### design/flow/run.sh
#!/bin/bash
# the make line also repeats each setting of config.mk as NAME=value (left out here)
make -C /OpenROAD-flow-scripts/flow DESIGN_CONFIG=/design/flow/config.mk WORK_HOME=/design/flow/orfs CLKGATE_MAP_FILE= finish
### design/flow/config.mk
export PLATFORM = sky130hd
export DESIGN_NAME = MIPS
export DESIGN_NICKNAME = MIPS
export VERILOG_FILES = /design/flow/design.v
export SDC_FILE = /design/flow/constraint.sdc
export NUM_CORES = 4
export LEC_CHECK = 0
export ABC_AREA = 0
export CAP_MARGIN = 20
export CELL_PAD_IN_SITES_DETAIL_PLACEMENT = 0
export CORE_MARGIN = 2
export CORE_UTILIZATION = 59
export CTS_CLUSTER_DIAMETER = 372
export MAX_ROUTING_LAYER = met4
export PLACE_DENSITY_LB_ADDON = 0.28
export SETUP_SLACK_MARGIN = 1.04
export SLEW_MARGIN = 20
### design/flow/constraint.sdc
create_clock -name core_clock -period 8.1 [get_ports {clk}]
set_input_delay 1.6200 -clock core_clock [delete_from_list [all_inputs] [get_ports {clk}]]
set_output_delay 1.6200 -clock core_clock [all_outputs]
set_load 0.01 [all_outputs]
### design/flow/design.v
`timescale 1ns / 1ps
module JC_block(
    input [15:0] jmp_address_pm,
    input [15:0] current_address,
    input [5:0] op,
    input [1:0] flag_ex,
    input interrupt,
    input clk,
    input reset,
    output [15:0] jmp_loc,
    output pc_mux_sel
    );
    wire JV;
    wire JNV;
    wire JZ;
    wire JNZ;
    wire JMP;
    wire RET;
    wire [1:0] flag_mux_1;
    wire [1:0] flag_mux_2;
    reg [1:0] flag_reg;
    wire [15:0] nxt_address;
    wire [15:0] current_address_mux;
    reg [15:0] current_address_reg;
    wire [15:0] jmp_address_mux;
    reg F1;
    reg F2;
    assign JV =  ~op[5] & op[4] & op[3] & op[2] & ~op[1] & ~op[0] ;  
    assign JNV = ~op[5] & op[4] & op[3] & op[2] & ~op[1] & op[0] ;  
    assign JZ =  ~op[5] & op[4] & op[3] & op[2] & op[1] & ~op[0] ;  
    assign JNZ = ~op[5] & op[4] & op[3] & op[2] & op[1] & op[0] ;  
    assign JMP = ~op[5] & op[4] & op[3] & ~op[2] & ~op[1] & ~op[0] ;
    assign RET = ~op[5] & op[4] & ~op[3] & ~op[2] & ~op[1] & ~op[0] ;
    assign flag_mux_1 = (F2) ? flag_ex : flag_reg ;
    assign flag_mux_2 = (RET) ? flag_reg : flag_ex ;
    assign nxt_address = current_address + 1;
    assign current_address_mux = (interrupt)? nxt_address : current_address_reg ;
    assign jmp_address_mux = (F1) ? 'hf0000 : jmp_address_pm;
    assign jmp_loc = (RET) ? current_address_reg : jmp_address_mux ;
    assign pc_mux_sel = ( JV & flag_mux_2[0] ) | ( ~flag_mux_2[0] & JNV ) | ( JZ & flag_mux_2[1] ) | ( ~flag_mux_2[1] & JNZ ) | JMP | RET | F1 ;
    always @(posedge clk ) begin
        if (reset) begin
            flag_reg <= flag_mux_1 ;
            current_address_reg <= current_address_mux ;
            F1 <= interrupt;
            F2 <= interrupt;  
        end
        else begin
            flag_reg <= 0 ;
            current_address_reg <= 0 ;
            F1 <= 0 ;
            F2 <= 0 ;
        end
    end
endmodule  
`timescale 1ns / 1ps
module stall_control_block(
    input [5:0] op,
    input clk,
    input reset,
    output stall,
    output reg stall_pm
    );
    wire HLT;
    wire ld;
    wire JUMP;
    reg ldD0;
    reg jumpD0;
    reg jumpD1;
    assign HLT = op[0] & (~op[1]) & (~op[2]) & (~op[3]) & op[4] & (~op[5]);
    assign ld  = (~op[0]) & (~op[1]) & op[2] & (~op[3]) & op[4] & (~op[5]) & (~ldD0);
    assign JUMP = op[2] & op[3] & op[4] & (~op[5]) &( ~jumpD1);
    assign stall = HLT | ld | JUMP;
    always @(posedge clk)
    begin
			if(reset)begin
					ldD0 <= ld;
					jumpD0 <= JUMP;
					jumpD1 <= jumpD0;
					stall_pm <= stall;
            end
			else begin
					ldD0 <= 0;
					jumpD0 <= 0;
					jumpD1 <= 0;
					stall_pm <= 0;
			end
     end
endmodule
`timescale 1ns / 1ps
module program_memory_block(
    output [31:0] ins,
    output [15:0] current_address,
    input [15:0] jmp_loc,
    input pc_mux_sel,
    input [31:0] pm_rdata,
    input stall,
    input stall_pm,
    input reset,
    input clk
    );
    wire [31:0] PM_out;
    wire [15:0] hold_address_tmp;
    wire [15:0] next_address_tmp;
    wire [31:0] ins_prv_tmp;
	wire [31:0] ins_pm;
    assign PM_out = pm_rdata;
    reg [15:0] hold_address;
    reg [15:0] next_address;
    wire [15:0] CAJ;
    wire [15:0] CAR; 
    reg [31:0] ins_prv;
    assign CAJ = (stall == 1'b0) ? next_address : hold_address;
    assign CAR = (pc_mux_sel == 1'b0) ? CAJ : jmp_loc;
    assign current_address  = (reset == 1'b0) ? 16'b0 : CAR;
    assign ins_pm = (stall_pm == 1'b0) ? PM_out : ins_prv;
    assign ins = (reset == 1'b0) ? 32'b0 : ins_pm;
    assign hold_address_tmp = (reset == 1'b0) ? 16'b0 : current_address;
    assign next_address_tmp = (reset == 1'b0) ? 16'b0 : current_address + 16'b0000000000000001;
    assign ins_prv_tmp = (reset == 1'b0) ? 32'b0 : ins;
    always @ (posedge clk) begin
    if(reset)
       begin
            hold_address <= hold_address_tmp;
            next_address <= next_address_tmp;
            ins_prv <= ins_prv_tmp;
       end
       else begin
            hold_address <= 0;
            next_address <= 0;
            ins_prv <= 0;
       end
    end
endmodule
`timescale 1ns / 1ps
module Register_Bank_Block(
     input [15:0] ans_ex,
    input [15:0] ans_dm,
    input [15:0] ans_wb,
    input [15:0] imm,
    input [4:0] RA,
    input [4:0] RB,
    input [4:0] RW_dm,
    input [1:0] mux_sel_A,
    input [1:0] mux_sel_B,
    input imm_sel,
    input clk,
    output [15:0] A,
    output [15:0] B
    );
reg [15:0] RegBank [31:0];
reg [15:0] AR;
reg [15:0] BR;
wire [15:0] BI;
always @(posedge clk)
begin  
        AR <= RegBank[RA];
        BR <= RegBank[RB];
        RegBank[RW_dm] <= ans_dm;
end
assign A = (mux_sel_A == 2'b00) ? AR :
    (mux_sel_A == 2'b01) ? ans_ex :
    (mux_sel_A == 2'b10) ? ans_dm :
    (mux_sel_A == 2'b11) ? ans_wb : 0 ;
assign BI = (mux_sel_B == 2'b00) ? BR :
    (mux_sel_B == 2'b01) ? ans_ex :
    (mux_sel_B == 2'b10) ? ans_dm :
    (mux_sel_B == 2'b11) ? ans_wb : 0 ;
assign B = (imm_sel == 1'b0) ? BI : imm ;
endmodule
`timescale 1ns / 1ps
module execution_block(input [15:0] A,
                       input [15:0] B,
                       input [15:0] data_in,
                       input [5:0] op_dec,
                       input clk,
                       input reset,
                       output reg [15:0] ans_ex,
                       output reg [15:0] DM_data,
                       output reg [15:0] data_out,
                       output [1:0] flag_ex);
    wire [15:0] ans_tmp;
    wire [15:0] data_out_buff;
    reg [1:0] flag_prv;
    assign {flag_ex[0], ans_tmp} = (op_dec == 6'b000000) ? A + B :   
                                   (op_dec == 6'b000001) ? A + (~B) + 1 :   
                                   (op_dec == 6'b000010) ? {1'b0, B} :   
                                   (op_dec == 6'b000100) ? {1'b0, A & B} :   
                                   (op_dec == 6'b000101) ? {1'b0, A | B} :   
                                   (op_dec == 6'b000110) ? {1'b0, A ^ B} :   
                                   (op_dec == 6'b000111) ? {1'b0, ~B} :   
                                   (op_dec == 6'b001000) ? A + B :   
                                   (op_dec == 6'b001001) ? A + (~B) + 1 :   
                                   (op_dec == 6'b001010) ? {1'b0, B} :   
                                   (op_dec == 6'b001100) ? {1'b0, A & B} :   
                                   (op_dec == 6'b001101) ? {1'b0, A | B} :   
                                   (op_dec == 6'b001110) ? {1'b0, A ^ B} :   
                                   (op_dec == 6'b001111) ? {1'b0, ~B} :   
                                   (op_dec == 6'b010000) ? {1'b0, ans_ex} :   
                                   (op_dec == 6'b010001) ? {1'b0, ans_ex} :   
                                   (op_dec == 6'b010100) ? {1'b0, A} :   
                                   (op_dec == 6'b010101) ? {1'b0, A} :   
                                   (op_dec == 6'b010110) ? {1'b0, data_in} :   
                                   (op_dec == 6'b010111) ? {1'b0, ans_ex} :   
                                   (op_dec == 6'b011000) ? {1'b0, ans_ex} :   
                                   (op_dec == 6'b011001) ? {1'b0, A << B} :   
                                   (op_dec == 6'b011010) ? {1'b0, A >> B} :   
                                   (op_dec == 6'b011011) ? {1'b0, $signed(A) >>> B} :   
                                   (op_dec == 6'b011100) ? {flag_prv[0], ans_ex} :   
                                   (op_dec == 6'b011101) ? {flag_prv[0], ans_ex} :   
                                   (op_dec == 6'b011110) ? {flag_prv[0], ans_ex} :   
                                   (op_dec == 6'b011111) ? {flag_prv[0], ans_ex} :   
                                   {1'b0, 16'b0};   
    assign data_out_buff = (op_dec == 6'b010111) ? A : 0;   
    assign flag_ex[1] = (op_dec >= 6'b011100) ? flag_prv[1]:
                        (op_dec >= 6'b010000 & op_dec != 6'b010111) ? 0:
                         (ans_ex == 0) ? 1'b1 : 0;
    always @(posedge clk) begin
        if (reset) begin
            ans_ex <= ans_tmp;
            data_out <= data_out_buff;
            DM_data <= B;
            flag_prv <= flag_ex;
        end
        else begin
            ans_ex <= 0;
            data_out <= 0;
            DM_data <= 0;
            flag_prv <= 0;
        end
    end
endmodule  
`timescale 1ns / 1ps
module Data_Memory_Block(
    input [15:0] ans_ex,
    input [15:0] DM_data,
    input mem_rw_ex,
    input mem_en_ex,
    input mem_mux_sel_dm,
    input reset,
    input clk,
    output dm_en,
    output dm_we,
    output [15:0] dm_addr,
    output [15:0] dm_wdata,
    input [15:0] dm_rdata,
    output [15:0] ans_dm
    );
reg [15:0] Ex_out;
wire [15:0] DM_out;
assign dm_en = mem_en_ex;
assign dm_we = mem_rw_ex;
assign dm_addr = ans_ex;
assign dm_wdata = DM_data;
assign DM_out = dm_rdata;
always @(posedge clk)
begin
    if(reset)
       begin
            Ex_out <= ans_ex;
       end
       else begin
            Ex_out <= 0;
       end
end
assign ans_dm = (mem_mux_sel_dm == 1'b0)? Ex_out : DM_out;
endmodule
`timescale 1ns / 1ps
module dc_block(
input [31:0]ins,
input clk,
input reset,
output reg [15:0] imm,
output reg[5:0]op_dec,
output [4:0] RW_dm,
output [1:0] mux_sel_A,
output [1:0] mux_sel_B,
output reg imm_sel,
output reg mem_en_ex,
output reg mem_rw_ex,
output reg mem_mux_sel_dm
    );
wire JMP,Cond_J,LD_fb,Imm,ld,ST;
reg ld_dff,st_dff,lower_dff;
assign JMP = (~ins[31] && ins[30] && ins[29] && ~ins[28] && ~ins[27] && ~ins[26]);
assign Cond_J = (~ins[31] && ins[30] && ins[29] && ins[28]);
assign LD_fb = (~ins[31] && ins[30] && ~ins[29] && ins[28] && ~ins[27] && ~ins[26] && ~ld_dff);
assign Imm = (~ins[31] && ~ins[30] && ins[29]);
assign ld = (~ins[31] && ins[30] && ~ins[29] && ins[28] && ~ins[27] && ~ins[26]);
assign ST = (~ins[31] && ins[30] && ~ins[29] && ins[28] && ~ins[27] && ins[26]);
wire [5:0]op_dec_tmp;
wire [14:0]extendand;
wire [14:0]extend;
assign op_dec_tmp = (reset==0?5'b0:ins[31:26]);
wire JCnor,ld_fb_dff_tmp;
reg ld_fb_dff;
assign JCnor = ~(JMP || Cond_J || ld_dff);
assign ld_fb_dff_tmp  = (reset==0?0:ld_fb_dff);
assign extend = (JCnor==0?15'b0:15'b111111111111111);
assign extendand[0] = (extend[0] && ins[11]);    
assign extendand[1] = (extend[1] && ins[12]); 
assign extendand[2] = (extend[2] && ins[13]); 
assign extendand[3] = (extend[3] && ins[14]); 
assign extendand[4] = (extend[4] && ins[15]); 
assign extendand[5] = (extend[5] && ins[16]); 
assign extendand[6] = (extend[6] && ins[17]); 
assign extendand[7] = (extend[7] && ins[18]); 
assign extendand[8] = (extend[8] && ins[19]); 
assign extendand[9] = (extend[9] && ins[20]); 
assign extendand[10] = (extend[10] && ins[21]); 
assign extendand[11] = (extend[11] && ins[22]); 
assign extendand[12] = (extend[12] && ins[23]); 
assign extendand[13] = (extend[13] && ins[24]); 
assign extendand[14] = (extend[14] && ins[25]); 
wire ldand,ld_dff_tmp,st_dff_tmp,lower_dff_tmp;
assign ldand = (ld && ~ld_dff);
assign ld_dff_tmp = (reset==0?0:ldand);
assign st_dff_tmp = (reset==0?0:ST);
assign lower_dff_tmp = (reset==0?0:ins[26]);
wire loweror,lowerand,ldff1_tmp,ldff2_tmp,ldff3_tmp,ldff4_tmp;
reg ldff_2;
assign loweror = (ld_dff || st_dff);
assign lowerand = (loweror && ~lower_dff);
assign ldff1_tmp = (reset==0?0:lower_dff);
assign ldff2_tmp = (reset==0?0:lowerand);
assign ldff3_tmp = (reset==0?0:loweror);
assign ldff4_tmp = (reset==0?0:ldff_2);
wire immdff_tmp;
assign immdff_tmp = (reset==0?0:Imm);
wire [15:0]immreg_tmp;
assign immreg_tmp = (reset==0?0:ins[15:0]);
reg [4:0]r1,r2,r3,r4,r5,r6;
wire [4:0]r1_tmp,r2_tmp,r3_tmp,r4_tmp,r5_tmp,r6_tmp;
assign r1_tmp = (reset==0?0:extendand[9:5]);
assign r2_tmp = (reset==0?0:extendand[14:10]);
assign r3_tmp = (reset==0?0:r2);
assign r4_tmp = (reset==0?0:r3);
assign r5_tmp = (reset==0?0:r4);
assign r6_tmp = (reset==0?0:extendand[4:0]);
assign RW_dm = r4;
wire comp1,comp2,comp3,comp4,comp5,comp6;
wire a1,a2,a3,a4;
assign comp1 = (r1==r3?1:0);
assign comp2 = (r1==r4?1:0);
assign comp3 = (r5==r1?1:0);
assign comp4 = (r3==r6?1:0);
assign comp5 = (r6==r4?1:0);
assign comp6 = (r5==r6?1:0);
assign a1 = (~comp1 && comp2);
assign a2 = (~comp1 && ~comp2 && comp3);
assign a3 = (~comp4 && comp5);
assign a4 = (~comp4 && ~comp5 && comp6);
wire [1:0]enc1,enc2;
assign enc1 = ((1 && (comp1==0) && (a1==0) && (a2==0))==1?2'b00:
                ((1 && (comp1==1) && (a1==0) && (a2==0))==1?2'b01:
					 ( (1 && (comp1==0 || comp1==1) && (a1==1) && (a2==0))==1?2'b10:2'b11)));
assign enc2 = ((1 && (comp4==0) && (a3==0) && (a4==0))==1?2'b00:
                ((1 && (comp4==1) && (a3==0) && (a4==0))==1?2'b01:
					 ( (1 && (comp4==0 || comp4==1) && (a3==1) && (a4==0))==1?2'b10:2'b11)));
assign mux_sel_A = enc1;
assign mux_sel_B = enc2;
always @(posedge clk)
begin
op_dec <= op_dec_tmp;
ld_fb_dff <= ld_fb_dff_tmp;
ld_dff <= ld_dff_tmp;
st_dff <= st_dff_tmp;
lower_dff <= lower_dff_tmp;
mem_rw_ex <= ldff1_tmp;
ldff_2 <= ldff2_tmp;
mem_mux_sel_dm <= ldff4_tmp;
mem_en_ex <= ldff3_tmp;
imm_sel <= immdff_tmp;
imm <= immreg_tmp;
r1 <= r1_tmp;
r2 <= r2_tmp;
r3 <= r3_tmp;
r4 <= r4_tmp;
r5 <= r5_tmp;
r6 <= r6_tmp;
end
endmodule
`timescale 1ns / 1ps
module write_back_block(
    input [15:0] ans_dm,
    input clk,
    input reset,
    output reg [15:0] ans_wb
    );
    always @(posedge clk)
    begin
       if(reset)
       begin
            ans_wb  <= ans_dm;
       end
       else begin
            ans_wb <= 0;
       end
    end
endmodule
`timescale 1ns / 1ps
module MIPS(
    input [15:0] data_in,
    input clk,
    input interrupt,
    input reset,
    output [15:0] data_out,
    output [15:0] pm_addr,
    input [31:0] pm_rdata,
    output dm_en,
    output dm_we,
    output [15:0] dm_addr,
    output [15:0] dm_wdata,
    input [15:0] dm_rdata
    );
wire [31:0] ins;
wire [15:0] A;
wire [15:0] B;
wire [15:0] Current_Address;
wire [15:0] ans_ex;
wire [15:0] ans_dm;
wire [15:0] ans_wb;
wire [1:0] mux_sel_A;
wire [1:0] mux_sel_B;
wire imm_sel;
assign pm_addr = Current_Address;
wire stall,stall_pm,pc_mux_sel;
wire [15:0] jmp_loc;
wire [1:0] flag_ex;
wire [15:0] DM_data;
wire [15:0] imm;
wire [5:0] op_dec;
wire [4:0] RW_dm;
wire mem_en_ex,mem_rw_ex,mem_mux_sel_dm;
JC_block jc(
    .jmp_address_pm(ins[14:0]),
    .current_address(Current_Address),
    .op(ins[31:26]),
    .flag_ex(flag_ex),
    .interrupt(interrupt),
    .clk(clk),
    .reset(reset),
    .jmp_loc(jmp_loc),
    .pc_mux_sel(pc_mux_sel)
    );
stall_control_block sc(
    .op(ins[31:26]),
    .clk(clk),
    .reset(reset),
    .stall(stall),
    .stall_pm(stall_pm)
    );
program_memory_block pm(
    .ins(ins),
    .current_address(Current_Address),
    .jmp_loc(jmp_loc),
    .pc_mux_sel(pc_mux_sel),
    .pm_rdata(pm_rdata),
    .stall(stall),
    .stall_pm(stall_pm),
    .reset(reset),
    .clk(clk)
    );
Register_Bank_Block reg_bank(
    .ans_ex(ans_ex),
    .ans_dm(ans_dm),
    .ans_wb(ans_wb),
    .imm(imm),
    .RA(ins[20:16]),
    .RB(ins[15:11]),
    .RW_dm(RW_dm),
    .mux_sel_A(mux_sel_A),
    .mux_sel_B(mux_sel_B),
    .imm_sel(imm_sel),
    .clk(clk),
    .A(A),
    .B(B)
    );
execution_block ex(
		.A(A),
		.B(B),
      .data_in(data_in),
      .op_dec(op_dec),
      .clk(clk),
      .reset(reset),
      .ans_ex(ans_ex),
      .DM_data(DM_data),
      .data_out(data_out),
      .flag_ex(flag_ex)
		);
Data_Memory_Block dm(
	 .ans_ex(ans_ex),
    .DM_data(DM_data),
    .mem_rw_ex(mem_rw_ex),
    .mem_en_ex(mem_en_ex),
    .mem_mux_sel_dm(mem_mux_sel_dm),
    .reset(reset),
    .clk(clk),
    .dm_en(dm_en),
    .dm_we(dm_we),
    .dm_addr(dm_addr),
    .dm_wdata(dm_wdata),
    .dm_rdata(dm_rdata),
    .ans_dm(ans_dm)
    );
dc_block dc(
	 .ins(ins),
    .clk(clk),
	 .reset(reset),
    .imm(imm),
    .op_dec(op_dec),
    .RW_dm(RW_dm),
    .mux_sel_A(mux_sel_A),
    .mux_sel_B(mux_sel_B),
    .imm_sel(imm_sel),
    .mem_en_ex(mem_en_ex),
    .mem_rw_ex(mem_rw_ex),
    .mem_mux_sel_dm(mem_mux_sel_dm)
    );
write_back_block wb(
    .ans_dm(ans_dm),
    .clk(clk),
    .reset(reset),
    .ans_wb(ans_wb)
    );
endmodule
==> flow_summary.toml, run 1 <==
# physical design summary
[outcome]
status = "timing/DRC/antenna clean"

[worst_setup_path]
cp_cell_sequence = "dlygate4sd2_1 -> mux2_4 -> o221ai_1 -> a221o_1 -> and2_1 -> ha_1 -> o21bai_4 -> a21oi_4 -> o21ai_4 -> a21oi_4 -> a31oi_4 -> or3_1 -> a221o_1 -> buf_6 -> a41oi_4 -> o21a_4 -> buf_6 -> buf_6 -> mux2i_2 -> buf_4"
critPathLaunch = "dm_rdata[2]"
critPathMaxFanout = 5
required_ns = 6.48
r2r_cells = 41
worstSetupStartpointType = "input port"
critPathBufInv = 5
path_depth = 20
cp_top_family = "AND-OR/OR-AND gates"
crit_path_max_incr_delay_ns = 0.38
endpoint_kind = "output port"
r2r-start = "dc.r3[0]"
cp.arrival_ns = 6.10
rrSetupSlack_ns = 0.78
crit_top_cell = "buf_6"
path_class = "input port to output port"
rr_endpoint = "ex.ans_ex[11]"
slowest_stage = "a221o_1"
endpoint = "pm_addr[7]"

[synth]
synth.cellmix.adderShare = 0.0161
yosys.area.top_type = "edfxtp_1"
yosys_warnings = 9
common_cells = "818 x nand2_1, 512 x edfxtp_1, 263 x nor2_1, 259 x nand3_1, 237 x dfxtp_1"
netlist_area_um2 = 40500
synth_seq_share = 0.497
synth_cell_types = 98
top_logic_kind = "simple AND/OR/NAND/NOR gates"
synth_top_cell_by_count = "nand2_1"
ys_cells = 4017
simple_gate_share = 0.187
edf_count = 512
ys_seq_elements = 749
syn-num-nets = 4135
synthCells = 4017
top_area_frac = 0.380
ys_area_um2 = 40500
avgSynthCellArea_um2 = 10.1
synthMuxAreaShare = 0.107
flop_cell = "edfxtp_1"
synthXorXnorAreaFrac = 0.0152
postSynth.asyncResetShare = 0
topCellsByArea = "edfxtp_1 38%, dfxtp_1 12%, nand2_1 7.6%"
aoi_share = 0.139

[final_timing]
maxSlewHeadroom = 0.231
rsz0062_at_grt = "true"
slew_viol_final = 0
final-setup-viol-count = 0
fin_skew_ns = 0.0620
period_needed_ns = 7.72
hold_viol = 0
max_slew.worst_pin.slew_ns = 1.15
fmax_ghz = 0.130
tns_ns = 0
hold-worst-slack_ns = 0.421
finalClockPeriodUsage = 0.952

[power_and_ir_drop]
ir_worst_vdd_uv = 255
power.leakage_nw = 18.3
clkPwrFrac = 0.310
p_comb_mw = 3.95
sequentialPowerShare = 0.365
power_switching_mw = 4.23
combPwrFrac = 0.325
power-top-group = "registers"
swShare = 0.348
seq_power_mw = 4.44
p_per_area_nw_per_um2 = 251
p_clk_mw = 3.77
internal_power_mw = 7.93

[grt]
antenna_found_initial = 12
grt_pass1_wl_um = 234000
grt_remaining_overflow = 0
first_global_vias = 35510
grt_usage = 0.464
grt_max_degree = 170

[routing]
drcViolationCount = 0
top_layer = "met4"
drtAntennaViolNets = 0
drt_iter0_markers = 5986
via_count = 37384
viasPerCell = 7.07
met3WireLength_um = 21200
wl_per_cell_um = 30.6
wl_met1_um = 56000
met2_wirelength_um = 72100
wl_um = 162000
drtPass1Iterations = 6

[clock_network]
clk_latency_ns = 0.70
root_buffer = "clkbuf_16"
clk_pin_slew_worst_paths_ns = 0.05
clkSinkCount = 749
cts_buffers = 79
cts_buffer_depth = 3
cts_tree = "built"
htreeDepth = 3

[finish]
synthToLayoutAreaGrowth_pct = 19.8
final_cells = 5291
fin_util = 0.711
nets = 4452
n_fill_cell = 4791

[floorplanning]
chipArea_um2 = 70700
fp-row-count = 96
core_area_um2 = 68200
io_pins = 133
fp_util = 0.593
die_h_um = 266
die_width_um = 266

[placed_design]
post-place-cells = 5032
io_buffer_count = 132
post-dp-hpwl_um = 107000
gp_congestion = 1.11

[job]
drv_cap = 0
warning_count = 65

[worst_hold_path]
hold_path.startpoint = "sc.ldD0"
worst_hold_path_type = "flip-flop to flip-flop"
worst_hold_path.endpoint = "sc.ldD0"
holdPathStages = 1
[metrics by stage]
step	total power [mW]	setup slack [ns]	area, um^2
4_1_cts	11.8	0.441	47700
5_1_grt	12.5	0.297	48500
3_5_place_dp	7.98	-0.469	44200
2_1_floorplan	6.46	0.465	40600
3_3_place_gp	8.00	-0.415	44200
6_report	12.2	0.385	48500
[timing repair]
action,4_1_cts,5_1_grt
resized,138,118
buffers inserted,64,35
pin swaps,41,51
setup endpoints to repair,25,41
hold buffers,0,0
cloned,2,1
[area by class of cell]
cell class,count,area (um^2),area share
multi-input cells,2876,19700,0.406
repair buffers,538,4450,0.0918
diodes,10,25.0,0.000516
clock inverters,38,482,0.00994
inverters,90,388,0.00800
well taps,882,1100,0.0228
clock buffers,108,2230,0.0460
flip-flops and latches,749,20100,0.415
[metal layers]
| layer | track usage | vias up |
|---|---|---|
| met5 | - | - |
| met4 | 0.295 | 0 |
| met3 | 0.121 | 809 |
| met2 | 0.689 | 3185 |
| met1 | 0.565 | 17828 |
| li1 | - | 15562 |
==> run 2, diff against run 1 <==
- ABC_AREA: 0 -> unset
- CAP_MARGIN: 20 -> 5
- CELL_PAD_IN_SITES_DETAIL_PLACEMENT: 0 -> 1
- CORE_ASPECT_RATIO: unset -> 0.77
- CORE_UTILIZATION: 59 -> 40
- CTS_CLUSTER_DIAMETER: 372 -> unset
- GPL_ROUTABILITY_DRIVEN: unset -> 0
- GPL_TIMING_DRIVEN: unset -> 1
- HOLD_SLACK_MARGIN: unset -> 0.26
- MAX_ROUTING_LAYER: met4 -> unset
- PLACE_DENSITY: unset -> 0.37
- PLACE_DENSITY_LB_ADDON: 0.28 -> unset
- SETUP_SLACK_MARGIN: 1.04 -> 1.17
- SLEW_MARGIN: 20 -> 0
- TNS_END_PERCENT: unset -> 15
- clock period: 8.1 -> 7.82 ns (I/O delays scaled with it)
==> run 2 against run 1 <==
Effect of this change:
- flip-flop count unchanged
- area after synthesis unchanged
- sequential share of layout area decreased by 0.39 points
- register-to-register slack improved by 0.13 ns
- sequential power increased by 4%
- setup slack got worse by 0.15 ns
- largest power group unchanged
- highest routed layer is now met5
==> flow_summary.toml, run 2 <==
# physical design summary
[outcome]
status = "timing/DRC/antenna clean"

[finish]
synthToLayoutAreaGrowth_pct = 21.0
final_cells = 5700
fin_util = 0.487
nets = 4398

[grt]
grt_pass1_wl_um = 261000
grt_max_degree = 172
grt_remaining_overflow = 0
grt_usage = 0.339
antenna_found_initial = 4
first_global_vias = 37212

[routing]
drt_iter0_markers = 4277
drtAntennaViolNets = 0
drtPass1Iterations = 8
wl_per_cell_um = 31.6
via_count = 36639
viasPerCell = 6.43
drcViolationCount = 0
wl_um = 180000

[placed_design]
io_buffer_count = 132
post-place-cells = 5481
pre_cts_slack_ns = -0.717
post-dp-hpwl_um = 121000

[clock_network]
hold_buffers = 0
clk_pin_slew_worst_paths_ns = 0.06
root_buffer = "clkbuf_16"
clkSinkCount = 749
cts_tree = "built"
htreeDepth = 3
cts_buffers = 83
cts_buffer_depth = 3
clk_latency_ns = 0.70

[power_and_ir_drop]
seq_power_mw = 4.61
p_per_area_nw_per_um2 = 263
ir_worst_vdd_uv = 169
power_switching_mw = 4.60
p_total_mw = 12.9
power.leakage_nw = 18.0
internal_power_mw = 8.29
swShare = 0.357
clkPwrFrac = 0.316
combPwrFrac = 0.326
sequentialPowerShare = 0.358
power-top-group = "registers"
p_clk_mw = 4.08
p_comb_mw = 4.20

[final_timing]
slew_viol_final = 0
period_needed_ns = 7.59
hold_viol = 0
timing.final.ws_setup_ns = 0.232
final-setup-viol-count = 0
fmax_ghz = 0.132
max_slew.worst_pin.slew_ns = 1.43
finalClockPeriodUsage = 0.970
maxSlewHeadroom = 0.0332
rsz0062_at_grt = "true"
fin_skew_ns = 0.0239

[synth]
synthXorXnorAreaFrac = 0.0152
ys_area_um2 = 40500
synth_seq_share = 0.497
common_cells = "818 x nand2_1, 512 x edfxtp_1, 263 x nor2_1, 259 x nand3_1, 237 x dfxtp_1"
simple_gate_share = 0.187
yosys_warnings = 9
topCellsByArea = "edfxtp_1 38%, dfxtp_1 12%, nand2_1 7.6%"
synth_cell_types = 98
top_area_frac = 0.380
aoi_share = 0.139
flop_cell = "edfxtp_1"
postSynth.asyncResetShare = 0
avgSynthCellArea_um2 = 10.1
syn-num-nets = 4135
synth_top_cell_by_count = "nand2_1"
netlist_area_um2 = 40500
synthMuxAreaShare = 0.107
top_logic_kind = "simple AND/OR/NAND/NOR gates"
ys_cells = 4017
synth.cellmix.adderShare = 0.0161
ys_seq_elements = 749
edf_count = 512
yosys.area.top_type = "edfxtp_1"
synthCells = 4017

[worst_setup_path]
endpoint = "pm_addr[5]"
critPathBufInv = 7
path_class = "input port to output port"
rr_endpoint = "jc.current_address_reg[12]"
critPathLaunch = "dm_rdata[2]"
cp.arrival_ns = 6.02
slowest_stage = "a221o_1"
r2r-start = "dc.r6[3]"
critPathMaxFanout = 4
crit_top_cell = "buf_6"
rrSetupSlack_ns = 0.91
path_depth = 22
endpoint_kind = "output port"
cp_top_family = "AND-OR/OR-AND gates"
crit_path_max_incr_delay_ns = 0.42
r2r_cells = 32
cp_cell_sequence = "dlygate4sd2_1 -> mux2_4 -> nor3_2 -> o31ai_1 -> mux2i_2 -> inv_2 -> ha_4 -> o21bai_4 -> a21oi_4 -> o21ai_2 -> a21oi_2 -> buf_6 -> a31oi_4 -> or3_4 -> a221o_1 -> a41oi_4 -> o21a_4 -> buf_6 -> buf_6 -> buf_6 -> mux2i_2 -> buf_2"
worstSetupStartpointType = "input port"
required_ns = 6.26

[job]
warning_count = 66
drv_cap = 0

[floorplanning]
io_pins = 133
core_area_um2 = 100000
fp_util = 0.403
chipArea_um2 = 104000
die_width_um = 366
fp-row-count = 102
die_h_um = 283

[worst_hold_path]
worst_hold_path_type = "flip-flop to flip-flop"
hold_path.startpoint = "sc.ldD0"
holdPathStages = 1
worst_hold_path.endpoint = "sc.ldD0"
run 2: final cells by class:
type                       instances  area, um^2
fill                           10916       51500
antenna                            1        2.50
tap                             1352        1690
clock buffer                     100        2210
inverter                          90         377
sequential                       749       20100
multi-input combinational       2874       19900
clock inverter                    52         582
timing repair buffer             482        4080
run 2: stage by stage:
stage	hold WS [ns]	TNS, ns	instance area, um^2
finish	0.422	0	48900
global route	0.448	0	48900
CTS	0.418	0	48400
detailed placement	0.412	-11.62	44800
global placement	0.406	-7.70	44800
floorplan	0.393	0	40500
run 2: what timing repair did:
item	4_1_cts	5_1_grt
buffers inserted	50	14
setup endpoints to repair	27	27
gates cloned	2	0
endpoints found under the hold margin	0	0
gates resized	165	91
pin swaps	49	41
run 2: layer usage:
| layer | vias up | share of wire | track usage |
|---|---|---|---|
| met5 | - | 0.00012 | 0 |
| met4 | 4 | 0.036 | 0.111 |
| met3 | 399 | 0.099 | 0.0875 |
| met2 | 1959 | 0.42 | 0.494 |
| met1 | 18826 | 0.44 | 0.490 |
| li1 | 15451 | - | - |
==> run 3, diff against run 2 <==
- CAP_MARGIN: 5 -> 40
- CELL_PAD_IN_SITES_DETAIL_PLACEMENT: 1 -> 0
- CELL_PAD_IN_SITES_GLOBAL_PLACEMENT: unset -> 2
- CORE_ASPECT_RATIO: 0.77 -> unset
- CORE_UTILIZATION: 40 -> 36
- CTS_CLUSTER_DIAMETER: unset -> 205
- HOLD_SLACK_MARGIN: 0.26 -> unset
- PLACE_DENSITY: 0.37 -> 0.92
- SETUP_SLACK_MARGIN: 1.17 -> unset
- SLEW_MARGIN: 0 -> 40
- TNS_END_PERCENT: 15 -> unset
- clock period: 7.82 -> 6.41 ns (I/O delays scaled with it)
==> run 3 against run 2 <==
Effect of this change:
- the layout now fails its checks (setup timing)
- hold slack worse by 0.0095 ns
- critical path depth unchanged
- cell count up 4.8%
- setup slack worse by 0.85 ns
- combinational power up 22%
- power up 20%
- synthesized cell count unchanged
- utilization down 3.2 points
- count of clock-buffer cells in the layout up 16
- area after synthesis unchanged
- sequential share of layout area down 1.3 points
- largest power group unchanged
==> flow_summary.toml, run 3 <==
# physical design summary
[power_and_ir_drop]
clkPwrFrac = 0.309
p_comb_mw = 5.14
p_clk_mw = 4.79
power.leakage_nw = 18.8
seq_power_mw = 5.57
sequentialPowerShare = 0.359
power_switching_mw = 5.30
internal_power_mw = 10.2
power-top-group = "registers"
ir_worst_vdd_uv = 202
combPwrFrac = 0.332
p_total_mw = 15.5
swShare = 0.342
p_per_area_nw_per_um2 = 307

[grt]
grt_remaining_overflow = 0
grt_usage = 0.265
grt_max_degree = 134
grt_pass1_wl_um = 229000
first_global_vias = 34503
antenna_found_initial = 2

[synth]
flop_cell = "edfxtp_1"
common_cells = "818 x nand2_1, 512 x edfxtp_1, 263 x nor2_1, 259 x nand3_1, 237 x dfxtp_1"
synthMuxAreaShare = 0.107
netlist_area_um2 = 40500
synth_cell_types = 98
simple_gate_share = 0.187
avgSynthCellArea_um2 = 10.1
syn-num-nets = 4135
synth.cellmix.adderShare = 0.0161
synth_top_cell_by_count = "nand2_1"
synth_seq_share = 0.497
top_logic_kind = "simple AND/OR/NAND/NOR gates"
yosys_warnings = 9
aoi_share = 0.139
synthXorXnorAreaFrac = 0.0152
ys_seq_elements = 749
ys_area_um2 = 40500
ys_cells = 4017
edf_count = 512
top_area_frac = 0.380
yosys.area.top_type = "edfxtp_1"
topCellsByArea = "edfxtp_1 38%, dfxtp_1 12%, nand2_1 7.6%"
postSynth.asyncResetShare = 0
synthCells = 4017

[outcome]
status = "complete, but fails checks"
failed_layout_checks = "setup timing"

[clock_network]
root_buffer = "clkbuf_16"
cts_tree = "built"
clkSinkCount = 749
clk_latency_ns = 0.70
cts_buffer_depth = 3
cts_buffers = 84
htreeDepth = 3
clk_pin_slew_worst_paths_ns = 0.05
hold_buffers = 0

[final_timing]
timing.final.ws_setup_ns = -0.617
hold_viol = 0
period_needed_ns = 7.03
finalClockPeriodUsage = 1.10
slew_viol_final = 0
fin_skew_ns = 0.0523
rsz0062_at_grt = "true"
max_slew.worst_pin.slew_ns = 1.04
fmax_ghz = 0.142
final-setup-viol-count = 22
maxSlewHeadroom = 0.310

[routing]
via_count = 36184
wl_per_cell_um = 26.6
drt_iter0_markers = 4079
drcViolationCount = 0
drtPass1Iterations = 8
viasPerCell = 6.06
drtAntennaViolNets = 0
wl_um = 159000

[worst_setup_path]
slowest_stage = "clkdlybuf4s50_1"
r2r_cells = 44
cp_cell_sequence = "clkdlybuf4s50_1 -> mux2_4 -> a22o_1 -> mux2i_2 -> a31o_2 -> inv_2 -> ha_4 -> a21o_1 -> nor2_1 -> o21ai_1 -> a21oi_2 -> buf_6 -> a31oi_4 -> or3_1 -> a221o_1 -> a41oi_4 -> o21a_4 -> buf_6 -> buf_6 -> mux2i_4 -> and2_4 -> buf_6"
critPathLaunch = "dm_rdata[5]"
rrSetupSlack_ns = -0.54
cp.arrival_ns = 5.74
path_class = "input port to output port"
r2r-start = "dc.r6[2]"
crit_path_max_incr_delay_ns = 0.41
endpoint = "pm_addr[2]"
critPathMaxFanout = 4
crit_top_cell = "buf_6"
critPathBufInv = 6
path_depth = 22
required_ns = 5.13
cp_top_family = "AND-OR/OR-AND gates"
worstSetupStartpointType = "input port"
rr_endpoint = "pm.hold_address[0]"
endpoint_kind = "output port"

[finish]
fin_util = 0.455
seq_area_um2 = 20200
n_fill_cell = 10242
nets = 4536
comb_area_um2 = 20100
synthToLayoutAreaGrowth_pct = 25.0

[job]
drv_cap = 0
warning_count = 65

[placed_design]
pre_cts_slack_ns = -1.40
io_buffer_count = 132
post-dp-hpwl_um = 103000

[floorplanning]
die_h_um = 339
core_area_um2 = 111000
fp-row-count = 122
chipArea_um2 = 115000
die_width_um = 339
io_pins = 133
fp_util = 0.364

[worst_hold_path]
worst_hold_path_type = "flip-flop to flip-flop"
worst_hold_path.endpoint = "sc.ldD0"
hold_path.startpoint = "sc.ldD0"
holdPathStages = 1
-- run 3: per-layer routing --
metal | track usage | up-vias | part of all wire
met5 | 0 | - | 0.000044
met4 | 0.141 | 2 | 0.063
met3 | 0.0499 | 585 | 0.099
met2 | 0.432 | 2319 | 0.46
met1 | 0.332 | 17533 | 0.37
li1 | - | 15745 | -
-- run 3: area by class of cell --
| class | instances | area share |
|---|---|---|
| Sequential cell | 749 | 0.399 |
| Multi-Input combinational cell | 2877 | 0.397 |
| Timing Repair Buffer | 616 | 0.105 |
| Clock buffer | 116 | 0.0460 |
| Tap cell | 1488 | 0.0368 |
| Clock inverter | 38 | 0.00866 |
| Inverter | 90 | 0.00740 |
| Antenna cell | 1 | 0.0000495 |
-- run 3: stage by stage --
step | setup TNS (ns) | hold slack [ns] | cells | area, um^2
3_5_place_dp | -35.94 | 0.410 | 5717 | 45700
2_1_floorplan | -10.77 | 0.393 | 4017 | 40600
6_report | -10.02 | 0.413 | 5975 | 50600
4_1_cts | -6.91 | 0.418 | 5950 | 49900
5_1_grt | -14.47 | 0.436 | 5975 | 50600
3_3_place_gp | -32.90 | 0.404 | 5717 | 45700
-- run 3: what timing repair did --
item | 4_1_cts | 5_1_grt
gates resized | 271 | 70
pin swaps | 59 | 55
setup buffers | 81 | 31
setup endpoints to repair | 26 | 44
cloned | 2 | 2
==> run 4, diff against run 3 <==
- CAP_MARGIN: 40 -> 5
- CELL_PAD_IN_SITES_GLOBAL_PLACEMENT: 2 -> 0
- CORE_UTILIZATION: 36 -> 66
- GPL_ROUTABILITY_DRIVEN: 0 -> 1
- PLACE_DENSITY: 0.92 -> unset
- SETUP_SLACK_MARGIN: unset -> 1.25
- SLEW_MARGIN: 40 -> 20
==> run 4 against run 3 <==
Effect of this change:
- the flow now stops in 5_1_grt
- area after synthesis unchanged
- synthesized cell count unchanged
- die area down 45%
==> flow_summary.toml, run 4 <==
# flow metrics
[floorplanning]
fp_util = 0.669
chipArea_um2 = 63300
die_width_um = 252
core_area_um2 = 60500
die_h_um = 252
fp-row-count = 90
io_pins = 133

[clock_network]
cts_buffers = 76
htreeDepth = 3
cts_buffer_depth = 3
root_buffer = "clkbuf_16"
clkSinkCount = 749
hold_buffers = 0

[synth]
postSynth.asyncResetShare = 0
syn-num-nets = 4135
synthMuxAreaShare = 0.107
synthXorXnorAreaFrac = 0.0152
synth_cell_types = 98
simple_gate_share = 0.187
synth_seq_share = 0.497
synth.cellmix.adderShare = 0.0161
edf_count = 512
yosys_warnings = 9
ys_area_um2 = 40500
synth_top_cell_by_count = "nand2_1"
flop_cell = "edfxtp_1"
top_logic_kind = "simple AND/OR/NAND/NOR gates"
ys_cells = 4017
aoi_share = 0.139
netlist_area_um2 = 40500
yosys.area.top_type = "edfxtp_1"
topCellsByArea = "edfxtp_1 38%, dfxtp_1 12%, nand2_1 7.6%"
top_area_frac = 0.380
ys_seq_elements = 749
synthCells = 4017
avgSynthCellArea_um2 = 10.1
common_cells = "818 x nand2_1, 512 x edfxtp_1, 263 x nor2_1, 259 x nand3_1, 237 x dfxtp_1"

[placed_design]
post-dp-hpwl_um = 115000
gp_congestion = 1.14
place_area_um2 = 45000
pre_cts_slack_ns = -1.53
io_buffer_count = 132

[grt]
grt_remaining_overflow = 164
grt_usage = 0.822

[outcome]
lastStage = "5_1_grt"
status = "aborted with a tool error"
toolErrorMsg = "[ERROR GRT-0232] Routing congestion too high. Check the congestion heatmap in the GUI."
[run 4: routing by layer]
layer | GRT overflow | GRT usage
met1 | 3 | 0.830
met2 | 73 | 0.934
met3 | 5 | 0.731
met4 | 81 | 0.813
met5 | 2 | 0.357
[run 4: repair_timing]
action / in CTS
buffers inserted: 45
setup endpoints to repair: 71
pin swaps: 65
hold endpoints to repair: 0
gates cloned: 3
resized: 244
[run 4: through the flow]
stage                     cells  power (mW)  setup TNS, ns   util  hold slack [ns]
after CTS                  5221        15.2          -9.85  0.807            0.431
after detailed placement   5036        10.3         -39.18  0.744            0.418
after global placement     5036        10.2         -33.28  0.744            0.406
after floorplan            4017        8.20         -10.77      -            0.393
==> run 5, diff against run 4 <==
- CAP_MARGIN: 5 -> 40
- CELL_PAD_IN_SITES_GLOBAL_PLACEMENT: 0 -> 1
- CORE_UTILIZATION: 66 -> 42
- GPL_ROUTABILITY_DRIVEN: 1 -> 0
- PLACE_DENSITY: unset -> 0.92
- SETUP_SLACK_MARGIN: 1.25 -> 1.87
- SLEW_MARGIN: 20 -> 40
==> run 5 against run 4 <==
Effect of this change:
- now fails the layout checks on setup timing
- area after synthesis stayed put
- die area is 56% higher
- synthesized cell count stayed put
==> flow_summary.toml, run 5 <==
# physical design summary
[routing]
drt_iter0_markers = 7360
wl_per_cell_um = 28.7
top_layer = "met5"
viasPerCell = 6.75
via_count = 39207
met2_wirelength_um = 70900
wl_met1_um = 55200
drtAntennaViolNets = 0
drtPass1Iterations = 17
drcViolationCount = 0
wl_um = 166000
met3WireLength_um = 26100

[power_and_ir_drop]
swShare = 0.360
p_total_mw = 16.0
internal_power_mw = 10.2
power_switching_mw = 5.76
power.leakage_nw = 19.2
p_per_area_nw_per_um2 = 311
combPwrFrac = 0.359
sequentialPowerShare = 0.350
power-top-group = "combinational logic"
ir_worst_vdd_uv = 191
p_comb_mw = 5.75
clkPwrFrac = 0.291
seq_power_mw = 5.60
p_clk_mw = 4.66

[floorplanning]
fp_util = 0.425
io_pins = 133
chipArea_um2 = 98800
die_h_um = 314
core_area_um2 = 95300
die_width_um = 314
fp-row-count = 113

[worst_hold_path]
worst_hold_path_type = "flip-flop to flip-flop"
holdPathStages = 1
hold_path.startpoint = "sc.ldD0"
worst_hold_path.endpoint = "sc.ldD0"

[clock_network]
root_buffer = "clkbuf_16"
clkSinkCount = 749
hold_buffers = 0
clk_pin_slew_worst_paths_ns = 0.06
cts_buffers = 80
htreeDepth = 3
clk_latency_ns = 0.68
cts_tree = "built"
cts_buffer_depth = 3

[worst_setup_path]
crit_path_max_incr_delay_ns = 0.45
path_class = "flip-flop to output port"
r2r-start = "dc.r6[0]"
required_ns = 5.13
cp_cell_sequence = "xnor2_1 -> and3_4 -> a211oi_4 -> buf_6 -> a221oi_2 -> a2bb2oi_2 -> o21ai_1 -> ha_2 -> or3_4 -> nor2_4 -> o21ai_4 -> a21oi_2 -> a31oi_1 -> or3_1 -> a221o_2 -> o21a_4 -> o21a_4 -> buf_8 -> buf_8 -> a211oi_4 -> buf_2"
critPathBufInv = 4
endpoint = "pm_addr[6]"
rr_endpoint = "jc.current_address_reg[12]"
cp.arrival_ns = 5.98
r2r_cells = 31
endpoint_kind = "output port"
cp_top_family = "AND-OR/OR-AND gates"
path_depth = 21
slowest_stage = "a221o_2"
critPathMaxFanout = 6
worstSetupStartpointType = "flip-flop"
critPathLaunch = "dc.r6[0]"
rrSetupSlack_ns = -0.69

[final_timing]
tns_ns = -17.03
timing.final.ws_setup_ns = -0.855
period_needed_ns = 7.27
rsz0062_at_grt = "true"
hold_viol = 0
maxSlewHeadroom = 0.144
fmax_ghz = 0.138
max_slew.worst_pin.slew_ns = 1.27
finalClockPeriodUsage = 1.13
slew_viol_final = 0
fin_skew_ns = 0.0537
final-setup-viol-count = 26

[job]
drv_cap = 0
warning_count = 64

[grt]
grt_pass1_wl_um = 234000
grt_remaining_overflow = 0
antenna_found_initial = 12
first_global_vias = 36514
grt_usage = 0.317
grt_max_degree = 117

[synth]
yosys_warnings = 9
synth_top_cell_by_count = "nand2_1"
synthMuxAreaShare = 0.107
synthXorXnorAreaFrac = 0.0152
netlist_area_um2 = 40500
common_cells = "818 x nand2_1, 512 x edfxtp_1, 263 x nor2_1, 259 x nand3_1, 237 x dfxtp_1"
ys_area_um2 = 40500
syn-num-nets = 4135
topCellsByArea = "edfxtp_1 38%, dfxtp_1 12%, nand2_1 7.6%"
simple_gate_share = 0.187
edf_count = 512
synth.cellmix.adderShare = 0.0161
synth_cell_types = 98
yosys.area.top_type = "edfxtp_1"
synth_seq_share = 0.497
top_logic_kind = "simple AND/OR/NAND/NOR gates"
postSynth.asyncResetShare = 0
ys_seq_elements = 749
top_area_frac = 0.380
aoi_share = 0.139
flop_cell = "edfxtp_1"
ys_cells = 4017
avgSynthCellArea_um2 = 10.1
synthCells = 4017

[finish]
synthToLayoutAreaGrowth_pct = 27.3
post-route-cell-area_um2 = 51500
nets = 4586

[outcome]
failed_layout_checks = "setup timing"
status = "complete, but fails checks"

[placed_design]
place_area_um2 = 45300
post-dp-hpwl_um = 99400
io_buffer_count = 132
run 5: stage by stage:
step / utilization / worst slack (ns) / hold WS [ns] / std cells
6_report: 0.540 / -0.855 / 0.432 / 5809
2_1_floorplan: - / -0.830 / 0.393 / 4017
4_1_cts: 0.527 / -0.535 / 0.431 / 5743
3_3_place_gp: 0.474 / -1.16 / 0.406 / 5459
5_1_grt: 0.540 / -0.969 / 0.443 / 5802
3_5_place_dp: 0.475 / -1.25 / 0.411 / 5460
run 5: cell type report:
cell class                 count  area, um^2
multi-input combinational   2876       20800
clock inverter                48         477
tap                         1265        1580
clock buffer                 101        2120
timing repair buffer         671        5950
fill                        7698       43800
inverter                      90         375
antenna                        9        22.5
sequential                   749       20100
run 5: per-layer routing:
layer / vias to the layer above / track usage
li1: 15858 / -
met1: 18518 / 0.375
met2: 3637 / 0.476
met3: 1184 / 0.133
met4: 10 / 0.201
met5: - / 0.00435
run 5: repair_timing:
action                                  4_1_cts  5_1_grt
setup buffers                               130       57
endpoints found under the setup margin       77       81
resized                                     340      170
pin swaps                                   117       95
cloned                                        4        0
==> run 6, diff against run 5 <==
- CAP_MARGIN: 40 -> 5
- CELL_PAD_IN_SITES_GLOBAL_PLACEMENT: 1 -> 0
- CORE_UTILIZATION: 42 -> 69
- PLACE_DENSITY: 0.92 -> unset
- SETUP_SLACK_MARGIN: 1.87 -> 1.25
- SLEW_MARGIN: 40 -> 20
- clock period: 6.41 -> 7.74 ns (I/O delays scaled with it)
==> run 6 against run 5 <==
Effect of this change:
- the flow now stops in 5_1_grt
- synthesized cell count unchanged
- die area down 39%
- area after synthesis unchanged
==> flow_summary.toml, run 6 <==
# flow metrics
[floorplanning]
core_area_um2 = 57800
io_pins = 133
chipArea_um2 = 60600
die_h_um = 246
die_width_um = 246
fp_util = 0.700
fp-row-count = 88

[synth]
ys_area_um2 = 40500
aoi_share = 0.139
synthMuxAreaShare = 0.107
ys_seq_elements = 749
yosys.area.top_type = "edfxtp_1"
flop_cell = "edfxtp_1"
synthXorXnorAreaFrac = 0.0152
ys_cells = 4017
syn-num-nets = 4135
synthCells = 4017
synth_seq_share = 0.497
simple_gate_share = 0.187
postSynth.asyncResetShare = 0
synth.cellmix.adderShare = 0.0161
top_logic_kind = "simple AND/OR/NAND/NOR gates"
edf_count = 512
topCellsByArea = "edfxtp_1 38%, dfxtp_1 12%, nand2_1 7.6%"
netlist_area_um2 = 40500
top_area_frac = 0.380
yosys_warnings = 9
avgSynthCellArea_um2 = 10.1
synth_top_cell_by_count = "nand2_1"
synth_cell_types = 98
common_cells = "818 x nand2_1, 512 x edfxtp_1, 263 x nor2_1, 259 x nand3_1, 237 x dfxtp_1"

[clock_network]
htreeDepth = 3
clkSinkCount = 749
root_buffer = "clkbuf_16"
hold_buffers = 0
cts_buffers = 77
cts_buffer_depth = 3

[placed_design]
post-dp-hpwl_um = 93900
io_buffer_count = 132
place_area_um2 = 43700

[outcome]
lastStage = "5_1_grt"
toolErrorMsg = "[ERROR DRT-9419] Inst rebuffer665 not found in insts_set_"
status = "aborted with a tool error"
## run 6: metrics by stage
step                hold WS (ns)  setup TNS, ns  worst slack, ns  instances  power, mW
floorplan                  0.393              0            0.233       4017       6.76
global placement           0.403          -5.42           -0.433       4869       8.03
detailed placement         0.411          -6.85           -0.512       4869       8.12
CTS                        0.422              0            0.204       5103       12.2
## run 6: repair_timing
action                                  in CTS
buffers inserted                            88
gates cloned                                 2
gates resized                              140
endpoints found under the setup margin      26
pin swaps                                   36
==> run 7, diff against run 6 <==
- CAP_MARGIN: 5 -> 20
- CELL_PAD_IN_SITES_DETAIL_PLACEMENT: 0 -> unset
- CELL_PAD_IN_SITES_GLOBAL_PLACEMENT: 0 -> unset
- CORE_MARGIN: 2 -> 3
- CORE_UTILIZATION: 69 -> 26
- CTS_CLUSTER_DIAMETER: 205 -> 322
- GPL_TIMING_DRIVEN: 1 -> unset
- MAX_ROUTING_LAYER: unset -> met4
- PLACE_DENSITY_LB_ADDON: unset -> 0.0
- SETUP_SLACK_MARGIN: 1.25 -> unset
- SLEW_MARGIN: 20 -> 15
- clock period: 7.74 -> 9.61 ns (I/O delays scaled with it)
==> run 7 against run 6 <==
Effect of this change:
- now clean on timing, DRC and antenna
- synthesized cell count did not move
- area after synthesis is the same
- die area rose to 2.6 times the previous value
==> flow_summary.toml, run 7 <==
# physical design summary
[worst_hold_path]
holdPathStages = 1
worst_hold_path.endpoint = "sc.ldD0"
worst_hold_path_type = "flip-flop to flip-flop"
hold_path.startpoint = "sc.ldD0"

[power_and_ir_drop]
combPwrFrac = 0.285
swShare = 0.345
power-top-group = "the clock network"
p_per_area_nw_per_um2 = 218
p_comb_mw = 2.99
clkPwrFrac = 0.360
p_total_mw = 10.5
power.leakage_nw = 17.3
p_clk_mw = 3.78
internal_power_mw = 6.89
ir_worst_vdd_uv = 149
power_switching_mw = 3.63
sequentialPowerShare = 0.356
seq_power_mw = 3.74

[floorplanning]
die_h_um = 400
core_area_um2 = 154000
io_pins = 133
die_width_um = 400
chipArea_um2 = 160000
fp-row-count = 144
fp_util = 0.262

[final_timing]
rsz0062_at_grt = "false"
final-setup-viol-count = 0
slew_viol_final = 0
hold_viol = 0
max_slew.worst_pin.slew_ns = 1.17
period_needed_ns = 9.35
maxSlewHeadroom = 0.215
finalClockPeriodUsage = 0.973
tns_ns = 0
fin_skew_ns = 0.0306
fmax_ghz = 0.107

[worst_setup_path]
rr_endpoint = "jc.current_address_reg[14]"
required_ns = 7.69
cp.arrival_ns = 7.43
critPathLaunch = "dm_rdata[0]"
r2r-start = "dc.r4[2]"
cp_top_family = "AND-OR/OR-AND gates"
slowest_stage = "clkdlybuf4s50_1"
cp_cell_sequence = "clkdlybuf4s50_1 -> mux2_2 -> or3_1 -> a21oi_1 -> o31a_1 -> clkinv_2 -> ha_1 -> inv_1 -> fa_1 -> o21bai_1 -> a21oi_2 -> o21ai_1 -> a21oi_2 -> a31oi_1 -> or3_1 -> a221o_1 -> a41oi_4 -> o21a_4 -> buf_4 -> mux2i_2 -> clkdlybuf4s50_1"
endpoint_kind = "output port"
critPathBufInv = 5
critPathMaxFanout = 12
endpoint = "pm_addr[3]"
worstSetupStartpointType = "input port"
crit_path_max_incr_delay_ns = 0.57
r2r_cells = 28
path_depth = 21
path_class = "input port to output port"
rrSetupSlack_ns = 1.68

[synth]
synth.cellmix.adderShare = 0.0161
aoi_share = 0.139
avgSynthCellArea_um2 = 10.1
ys_cells = 4017
synth_cell_types = 98
syn-num-nets = 4135
flop_cell = "edfxtp_1"
top_logic_kind = "simple AND/OR/NAND/NOR gates"
synthCells = 4017
synth_seq_share = 0.497
ys_seq_elements = 749
synthMuxAreaShare = 0.107
yosys_warnings = 9
yosys.area.top_type = "edfxtp_1"
synthXorXnorAreaFrac = 0.0152
netlist_area_um2 = 40500
postSynth.asyncResetShare = 0
simple_gate_share = 0.187
edf_count = 512
ys_area_um2 = 40500
common_cells = "818 x nand2_1, 512 x edfxtp_1, 263 x nor2_1, 259 x nand3_1, 237 x dfxtp_1"
topCellsByArea = "edfxtp_1 38%, dfxtp_1 12%, nand2_1 7.6%"
synth_top_cell_by_count = "nand2_1"
top_area_frac = 0.380

[grt]
grt_pass1_wl_um = 276000
grt_remaining_overflow = 0
grt_max_degree = 150
grt_usage = 0.247
antenna_found_initial = 11
first_global_vias = 34786

[clock_network]
clk_latency_ns = 0.70
clkSinkCount = 749
cts_tree = "built"
root_buffer = "clkbuf_16"
clk_pin_slew_worst_paths_ns = 0.06
hold_buffers = 0
cts_buffer_depth = 3
htreeDepth = 3
cts_buffers = 95

[routing]
drtAntennaViolNets = 0
drt_iter0_markers = 3044
drtPass1Iterations = 6
viasPerCell = 5.51
drcViolationCount = 0
wl_um = 198000
wl_per_cell_um = 31.6
via_count = 34617

[job]
drv_cap = 0
warning_count = 64

[finish]
synthToLayoutAreaGrowth_pct = 19.5
nets = 4273

[placed_design]
post-dp-hpwl_um = 135000
io_buffer_count = 132

[outcome]
status = "timing/DRC/antenna clean"
-- run 7: stage by stage --
| step | setup slack, ns | hold slack, ns | cells | util | cell area, um^2 |
|---|---|---|---|---|---|
| floorplan | 0.868 | 0.393 | 4017 | - | 40500 |
| global placement | 0.288 | 0.408 | 6099 | 0.291 | 45000 |
| detailed placement | 0.283 | 0.405 | 6099 | 0.291 | 45000 |
| CTS | 0.235 | 0.416 | 6274 | 0.313 | 48300 |
| global route | 0.0148 | 0.440 | 6280 | 0.313 | 48300 |
| finish | 0.257 | 0.421 | 6282 | 0.313 | 48300 |
-- run 7: cell type report --
type	instances	area, um^2
fill	15758	106000
clock inverter	47	636
sequential	749	20100
tap	2044	2560
timing repair buffer	345	2990
multi-input combinational	2874	19000
clock buffer	128	2640
antenna	5	12.5
inverter	90	363
-- run 7: what timing repair did --
action,CTS,global route
setup endpoints to repair,0,5
resized,0,3
setup buffers,0,1
-- run 7: routing by layer --
| metal | track usage | share of wire | up-vias | wire, um |
|---|---|---|---|---|
| li1 | - | - | 15224 | - |
| met5 | - | 0 | - | 0 |
| met3 | 0.0363 | 0.056 | 452 | 11000 |
| met4 | 0.120 | 0.059 | 0 | 11700 |
| met1 | 0.299 | 0.41 | 17477 | 80900 |
| met2 | 0.403 | 0.48 | 1464 | 94700 |
==> run 8, diff against run 7 <==
- CAP_MARGIN: 20 -> 40
- CELL_PAD_IN_SITES_DETAIL_PLACEMENT: unset -> 0
- CELL_PAD_IN_SITES_GLOBAL_PLACEMENT: unset -> 1
- CORE_MARGIN: 3 -> 2
- CORE_UTILIZATION: 26 -> 56
- CTS_CLUSTER_DIAMETER: 322 -> 205
- GPL_TIMING_DRIVEN: unset -> 1
- MAX_ROUTING_LAYER: met4 -> unset
- PLACE_DENSITY_LB_ADDON: 0.0 -> unset
- SLEW_MARGIN: 15 -> 20
- clock period: 9.61 -> 6.41 ns (I/O delays scaled with it)
==> run 8 against run 7 <==
Effect of this change:
- now fails the layout checks on setup timing
- utilization rose by 37 points
- cell count fell by 14%
- hold slack got worse by 0.0032 ns
- sequential power rose by 49%
- first-iteration DRC count rose by 110%
- global-route usage rose by 16 points
- clock power rose by 23%
- clock skew rose by 0.024 ns
- flip-flop count did not move
- synthesized cell count did not move
- sequential share of layout area fell by 0.57 points
==> flow_summary.toml, run 8 <==
# physical design summary
[floorplanning]
fp_util = 0.566
die_h_um = 273
fp-row-count = 98
chipArea_um2 = 74400
io_pins = 133
core_area_um2 = 71500
die_width_um = 273

[clock_network]
clk_latency_ns = 0.68
cts_tree = "built"
cts_buffers = 81
htreeDepth = 3
cts_buffer_depth = 3
root_buffer = "clkbuf_16"
clkSinkCount = 749
clk_pin_slew_worst_paths_ns = 0.06

[synth]
ys_area_um2 = 40500
common_cells = "818 x nand2_1, 512 x edfxtp_1, 263 x nor2_1, 259 x nand3_1, 237 x dfxtp_1"
edf_count = 512
netlist_area_um2 = 40500
synth.cellmix.adderShare = 0.0161
yosys.area.top_type = "edfxtp_1"
top_logic_kind = "simple AND/OR/NAND/NOR gates"
top_area_frac = 0.380
synthMuxAreaShare = 0.107
synth_seq_share = 0.497
avgSynthCellArea_um2 = 10.1
ys_seq_elements = 749
topCellsByArea = "edfxtp_1 38%, dfxtp_1 12%, nand2_1 7.6%"
synth_cell_types = 98
simple_gate_share = 0.187
ys_cells = 4017
postSynth.asyncResetShare = 0
synthCells = 4017
synth_top_cell_by_count = "nand2_1"
synthXorXnorAreaFrac = 0.0152
aoi_share = 0.139
yosys_warnings = 9
flop_cell = "edfxtp_1"
syn-num-nets = 4135

[job]
drv_cap = 0
warning_count = 66

[worst_setup_path]
cp_cell_sequence = "clkdlybuf4s50_1 -> mux2_2 -> buf_4 -> o2bb2ai_1 -> a221o_1 -> inv_1 -> ha_1 -> a21oi_1 -> nor2b_2 -> nand2_1 -> o211ai_1 -> a31oi_1 -> or3_1 -> a221o_1 -> buf_6 -> a41oi_4 -> o21a_4 -> buf_6 -> mux2i_4 -> and2_4 -> buf_6"
required_ns = 5.13
worstSetupStartpointType = "input port"
r2r-start = "dc.r6[4]"
cp.arrival_ns = 5.84
r2r_cells = 31
path_class = "input port to output port"
path_depth = 21
rrSetupSlack_ns = -0.29
endpoint_kind = "output port"
slowest_stage = "clkdlybuf4s50_1"
critPathLaunch = "dm_rdata[12]"
critPathMaxFanout = 34
crit_top_cell = "buf_6"
cp_top_family = "AND-OR/OR-AND gates"
rr_endpoint = "jc.current_address_reg[12]"
critPathBufInv = 6
endpoint = "pm_addr[2]"
crit_path_max_incr_delay_ns = 0.41

[routing]
drcViolationCount = 0
drtPass1Iterations = 11
wl_um = 157000
via_count = 37384
drtAntennaViolNets = 0
wl_per_cell_um = 29.1
drt_iter0_markers = 6375
viasPerCell = 6.92

[finish]
seq_area_um2 = 20100
n_fill_cell = 5436
post-route-cell-area_um2 = 49000
fin_util = 0.686
nets = 4501
comb_area_um2 = 19800
synthToLayoutAreaGrowth_pct = 21.2

[final_timing]
final-setup-viol-count = 25
rsz0062_at_grt = "true"
max_slew.worst_pin.slew_ns = 0.933
fmax_ghz = 0.140
maxSlewHeadroom = 0.376
fin_skew_ns = 0.0542
slew_viol_final = 0
period_needed_ns = 7.12
hold_viol = 0
finalClockPeriodUsage = 1.11
timing.final.ws_setup_ns = -0.712

[power_and_ir_drop]
clkPwrFrac = 0.304
power_switching_mw = 5.31
ir_worst_vdd_uv = 280
swShare = 0.346
power.leakage_nw = 18.5
combPwrFrac = 0.332
seq_power_mw = 5.59
p_per_area_nw_per_um2 = 313
power-top-group = "registers"
sequentialPowerShare = 0.364
internal_power_mw = 10.0
p_comb_mw = 5.10
p_clk_mw = 4.66

[grt]
grt_usage = 0.411
antenna_found_initial = 5
grt_pass1_wl_um = 228000
first_global_vias = 35464
grt_max_degree = 145
grt_remaining_overflow = 0

[outcome]
failed_layout_checks = "setup timing"
status = "complete, but fails checks"

[worst_hold_path]
holdPathStages = 1
hold_path.startpoint = "sc.ldD0"
worst_hold_path_type = "flip-flop to flip-flop"
worst_hold_path.endpoint = "sc.ldD0"

[placed_design]
io_buffer_count = 132
place_area_um2 = 44900
post-dp-hpwl_um = 104000
==> run 8: timing repair <==
item                       CTS  global route
pin swaps                   37            65
resized                    138           129
buffers inserted            63            22
hold buffers                 0             0
setup endpoints to repair   26            39
gates cloned                 2             0
==> run 8: per-stage QoR <==
step | std cells | power [mW] | setup TNS [ns] | setup slack, ns | hold WS (ns)
5_1_grt | 5398 | 15.7 | -14.81 | -0.821 | 0.440
3_5_place_dp | 5161 | 10.1 | -37.42 | -1.48 | 0.411
6_report | 5399 | 15.4 | -11.49 | -0.712 | 0.417
2_1_floorplan | 4017 | 8.17 | -10.77 | -0.831 | 0.393
3_3_place_gp | 5154 | 10.0 | -34.94 | -1.42 | 0.403
4_1_cts | 5374 | 14.9 | -11.62 | -0.720 | 0.422
==> run 8: layout make-up <==
| cell class | instances | area share |
|---|---|---|
| tap | 950 | 0.0242 |
| multi-input combinational | 2875 | 0.403 |
| inverter | 90 | 0.00793 |
| antenna | 1 | 0.0000510 |
| clock inverter | 37 | 0.00796 |
| sequential | 749 | 0.411 |
| timing repair buffer | 586 | 0.101 |
| clock buffer | 111 | 0.0453 |
==> run 8: routing by layer <==
layer / global-route usage / routed length [um] / vias up
met5: 0.00513 / 72 / -
met4: 0.206 / 10200 / 6
met3: 0.115 / 20500 / 732
met2: 0.623 / 68800 / 3012
met1: 0.542 / 57300 / 17994
li1: - / - / 15640
Power is estimated from default activity; no workload was simulated.
